==> v3 <==
// main_sync
module main_sync(clk, rst, ld_we, ld_addr, ld_data, start, a_addr, b_addr, c_addr,
		count, ready, done, result, rd_addr, rd_data);
export LEC_CHECK = 0
export CAP_MARGIN = 20
export CORE_MARGIN = 2
export CORE_UTILIZATION = 70
export CTS_CLUSTER_SIZE = 40
export SLEW_MARGIN = 20
create_clock -name core_clock -period 7.22 [get_ports {clk}]
run.sh (not shown) runs the stock make flow with config.mk's settings and CLKGATE_MAP_FILE=.
==> inputs of v22, as changes to v3 <==
- CAP_MARGIN: 20 -> 30
- CELL_PAD_IN_SITES_DETAIL_PLACEMENT: unset -> 1
- CELL_PAD_IN_SITES_GLOBAL_PLACEMENT: unset -> 2
- CORE_UTILIZATION: 70 -> 55
- CTS_CLUSTER_DIAMETER: unset -> 223
- CTS_CLUSTER_SIZE: 40 -> unset
- GPL_ROUTABILITY_DRIVEN: unset -> 1
- GPL_TIMING_DRIVEN: unset -> 1
- HOLD_SLACK_MARGIN: unset -> 0.15
- MIN_ROUTING_LAYER: unset -> met2
- PLACE_DENSITY: unset -> 0.41
- SLEW_MARGIN: 20 -> 25
==> flow/constraint.sdc (replaced) <==
create_clock -name core_clock -period 5.97 [get_ports {clk}]
set_input_delay 1.1940 -clock core_clock [delete_from_list [all_inputs] [get_ports {clk}]]
set_output_delay 1.1940 -clock core_clock [all_outputs]
set_load 0.01 [all_outputs]
==> inputs of v16, as changes to v3 <==
- CELL_PAD_IN_SITES_DETAIL_PLACEMENT: unset -> 0
- CORE_UTILIZATION: 70 -> 72
- CTS_CLUSTER_DIAMETER: unset -> 294
- CTS_CLUSTER_SIZE: 40 -> unset
- PLACE_DENSITY: unset -> 0.67
- SETUP_SLACK_MARGIN: unset -> -0.39
- SLEW_MARGIN: 20 -> 35
- TNS_END_PERCENT: unset -> 90
==> flow/constraint.sdc (replaced) <==
create_clock -name core_clock -period 5.18 [get_ports {clk}]
set_input_delay 1.0360 -clock core_clock [delete_from_list [all_inputs] [get_ports {clk}]]
set_output_delay 1.0360 -clock core_clock [all_outputs]
set_load 0.01 [all_outputs]
==> metrics.txt <==
# HELP chip_impl_metric Metrics from one implementation run
# TYPE chip_impl_metric gauge
chip_impl_metric{name="chip_area",unit="um2"} 94360
chip_impl_metric{name="die.size.x",unit="um"} 307.2
chip_impl_metric{name="grt_remaining_overflow",unit=""} 6
chip_impl_info{name="stage_at_which_the_flow_ended",value="global routing"} 1
chip_impl_metric{name="placement.setup.worst_slack",unit="ns"} -1.777
chip_impl_metric{name="cts-resized-gates",unit=""} 111
chip_impl_metric{name="track_usage",unit=""} 0.7339
chip_impl_metric{name="place_hpwl",unit="um"} 134200
chip_impl_metric{name="initial_core_util",unit=""} 0.5532
chip_impl_info{name="run_stopping_error",value="[ERROR GRT-0232] Routing congestion too high. Check the congestion heatmap in the GUI."} 1
chip_impl_metric{name="place.gp.congestion",unit=""} 1.022
chip_impl_metric{name="die_height",unit="um"} 307.2
chip_impl_metric{name="gr_met3_demand_resource",unit=""} 0.8231
chip_impl_info{name="grt.busiest_layer",value="met3"} 1
chip_impl_info{name="outcome",value="aborted with a tool error"} 1
[end of results for v22]
==> metrics.txt <==
# HELP chip_impl_metric Physical implementation figures
# TYPE chip_impl_metric gauge
chip_impl_metric{name="die.size.x",unit="um"} 269.0
chip_impl_info{name="check.faults",value="negative setup slack"} 1
chip_impl_metric{name="initial_core_util",unit=""} 0.7244
chip_impl_metric{name="place.gp.congestion",unit=""} 0.9812
chip_impl_metric{name="place_hpwl",unit="um"} 114600
chip_impl_metric{name="track_usage",unit=""} 0.5242
chip_impl_info{name="outcome",value="complete, but fails checks"} 1
chip_impl_metric{name="cts-resized-gates",unit=""} 92
chip_impl_metric{name="final-setup-viol-count",unit=""} 25
chip_impl_metric{name="chip_area",unit="um2"} 72350
chip_impl_metric{name="timing.final.ws_setup",unit="ns"} -2.339
chip_impl_metric{name="gr_met3_demand_resource",unit=""} 0.2223
[end of results for v16]
==> metrics.txt <==
# HELP chip_impl_metric Physical implementation figures
# TYPE chip_impl_metric gauge
chip_impl_info{name="outcome",value="complete, but fails checks"} 1
chip_impl_info{name="check.faults",value="negative setup slack"} 1
chip_impl_metric{name="grt_remaining_overflow",unit=""} 0
chip_impl_metric{name="track_usage",unit=""} 0.4766
chip_impl_metric{name="timing.final.ws_setup",unit="ns"} -0.3114
chip_impl_metric{name="initial_core_util",unit=""} 0.7072
chip_impl_metric{name="place_hpwl",unit="um"} 110500
chip_impl_metric{name="placement.setup.worst_slack",unit="ns"} -0.6122
chip_impl_info{name="top_cells_by_count",value="sky130_fd_sc_hd__nor2_1 (564), sky130_fd_sc_hd__edfxtp_1 (512), sky130_fd_sc_hd__mux4_2 (480)"} 1
chip_impl_metric{name="final-setup-viol-count",unit=""} 10
chip_impl_metric{name="cts-resized-gates",unit=""} 85
chip_impl_metric{name="die_height",unit="um"} 272.7
chip_impl_info{name="grt.busiest_layer",value="met2"} 1
chip_impl_metric{name="chip_area",unit="um2"} 74380
chip_impl_metric{name="gr_met3_demand_resource",unit=""} 0.1632
[end of results for v3]

========
==> 07-14: inputs <==
Starting RTL as in the previous note.
clock: 4.91 ns
lec_check: 0
cap_margin: 20
core_margin: 2
core_utilization: 72
cts_cluster_size: 23
place_density_lb_addon: 0.26
setup_slack_margin: -0.38
slew_margin: 20
==> 12-16 (differences from 07-14) <==
Settings changed: CORE_UTILIZATION 72 to 66, CTS_CLUSTER_SIZE 23 to unset, PLACE_DENSITY_LB_ADDON 0.26 to unset, SETUP_SLACK_MARGIN -0.38 to 1.87.
==> flow/constraint.sdc (replaced) <==
create_clock -name core_clock -period 7.33 [get_ports {clk}]
set_input_delay 1.4660 -clock core_clock [delete_from_list [all_inputs] [get_ports {clk}]]
set_output_delay 1.4660 -clock core_clock [all_outputs]
set_load 0.01 [all_outputs]
==> 07-21 (differences from 07-14) <==
Settings changed: CORE_UTILIZATION 72 to 27, CTS_CLUSTER_SIZE 23 to unset, PLACE_DENSITY_LB_ADDON 0.26 to unset, SETUP_SLACK_MARGIN -0.38 to unset.
==> flow/constraint.sdc (replaced) <==
create_clock -name core_clock -period 12.8 [get_ports {clk}]
set_input_delay 2.5600 -clock core_clock [delete_from_list [all_inputs] [get_ports {clk}]]
set_output_delay 2.5600 -clock core_clock [all_outputs]
set_load 0.01 [all_outputs]
==> run summary <==
The run has ended; figures from its reports follow.

The run finished, with violations left. The final worst slack is -2.67 ns. In this run the layout check failures are setup timing. The number of endpoints failing setup at the final stage came out at 26.
The numbers above come from 07-14.

==> run summary <==
The run has ended; figures from its reports follow.

The run finished with no timing, DRC or antenna violations. Before CTS, the worst setup slack after placement is 4.07 ns. The net switching component of the power came out at 0.00174 W. The final worst slack is 3.96 ns.

Endpoints with negative setup slack in the final report add up to 0.
The numbers above come from 07-21.

==> run summary <==
The run has ended; figures from its reports follow.

The final timing report gives a worst setup slack of -0.249 ns. The run finished, with violations left. In the hold timing report, the worst path depth is 2.

The transition at the pin with the smallest max-transition slack came out at 1.19 ns. The violated checks flagged are setup timing. Per the finish-stage timing summary, setup violations number 7.
The numbers above come from 12-16.


========
==> inputs of run E <==
main_sync again, from the RTL that the note above started with.
clock: 6.61 ns
lec_check: 0
cap_margin: 20
cell_pad_in_sites_detail_placement: 0
core_margin: 2
core_utilization: 70
cts_cluster_diameter: 294
place_density_lb_addon: 0.09
setup_slack_margin: 0.95
slew_margin: 35
tns_end_percent: 90
==> run H (differences from run E) <==
Settings changed: CELL_PAD_IN_SITES_DETAIL_PLACEMENT 0 to not set, CORE_UTILIZATION 70 to 72, CTS_CLUSTER_DIAMETER 294 to not set, CTS_CLUSTER_SIZE set to 35, PLACE_DENSITY_LB_ADDON 0.09 to 0.26, SETUP_SLACK_MARGIN 0.95 to not set, SLEW_MARGIN 35 to 20, TNS_END_PERCENT 90 to not set.
==> flow/constraint.sdc (replaced) <==
create_clock -name core_clock -period 4.92 [get_ports {clk}]
set_input_delay 0.9840 -clock core_clock [delete_from_list [all_inputs] [get_ports {clk}]]
set_output_delay 0.9840 -clock core_clock [all_outputs]
set_load 0.01 [all_outputs]
==> run B (differences from run E) <==
Settings changed: ABC_AREA set to 1, CELL_PAD_IN_SITES_DETAIL_PLACEMENT 0 to not set, CORE_UTILIZATION 70 to 72, CTS_CLUSTER_DIAMETER 294 to 338, CTS_CLUSTER_SIZE set to 10, PLACE_DENSITY set to 0.43, PLACE_DENSITY_LB_ADDON 0.09 to not set, SETUP_SLACK_MARGIN 0.95 to 0.6, SLEW_MARGIN 35 to 20, TNS_END_PERCENT 90 to not set.
==> flow/constraint.sdc (replaced) <==
create_clock -name core_clock -period 10.3 [get_ports {clk}]
set_input_delay 2.0600 -clock core_clock [delete_from_list [all_inputs] [get_ports {clk}]]
set_output_delay 2.0600 -clock core_clock [all_outputs]
set_load 0.01 [all_outputs]
==> summary of the runs <==
- Run E completed, yet does not pass: setup timing. Run H reached the layout checks and failed them: setup timing. Run B produced a clean layout.
- Of run H and run B, run B has the higher first-iteration DRC count (gap about 45%, measured against run B).
- Between run H and run E, the lower cell area is in run E (gap about 0.7%, measured against run E).
- In run B the clock power is smaller than in run H, by 49%.
- Cell count: run E is lower than run B (about 26%).
- Setup slack, lowest first: run H, run E, run B.
- Clock skew: run H < run B < run E.
- Die size, highest first: run B, run E, run H.
- Sequential cell count is the same in run E and run B.
==> figures <==
Outcome: run H finished with violations; run B finished clean; run E finished with violations
Violated checks: run H setup timing; run B -; run E setup timing
Int Power: run H 10600 uW; run B 5640 uW; run E 8170 uW
Overall power consumption: run H 15300 uW; run B 9670 uW; run E 11600 uW
Wire length per cell: run H 33.5 microns; run B 29.0 microns; run E 31.1 microns
Worst Hold End: run H register.out_data_2[0]; run B state[0]; run E register.out_data_2[29]
Maximum number of pins on one net before global-route repair: run H 116; run B 214; run E 78
Count of vias placed by the detailed router: run H 40028; run B 53294; run E 37902
Grt met3 use: run H 21.6%; run B 26.3%; run E 14.9%
Portion of total power attributed to the clock network: run H 32.5%; run B 26.2%; run E 34.3%
Fill count: run H 3415; run B 4908; run E 4019
Average cell area after synthesis: run H 12.2 sq um; run B 8.06 sq um; run E 12.2 sq um
Number of cells on the critical path: run H 25; run B 25; run E 30
Inverter tally of the final layout excluding the clock network: run H 384; run B 656; run E 384
Wire length on met1: run H 53.5 mm; run B 66.1 mm; run E 52.7 mm
Layout-to-synthesis area ratio: run H 1.149x; run B 1.071x; run E 1.141x
Finish-stage setup viols: run H 25; run B 0; run E 18
Die Footprint: run H 72300 sq um; run B 74500 sq um; run E 74400 sq um
Starting DRT DRC Count: run H 6813; run B 12286; run E 5495
No activity file was given, so power comes from the tool's default toggle rates.
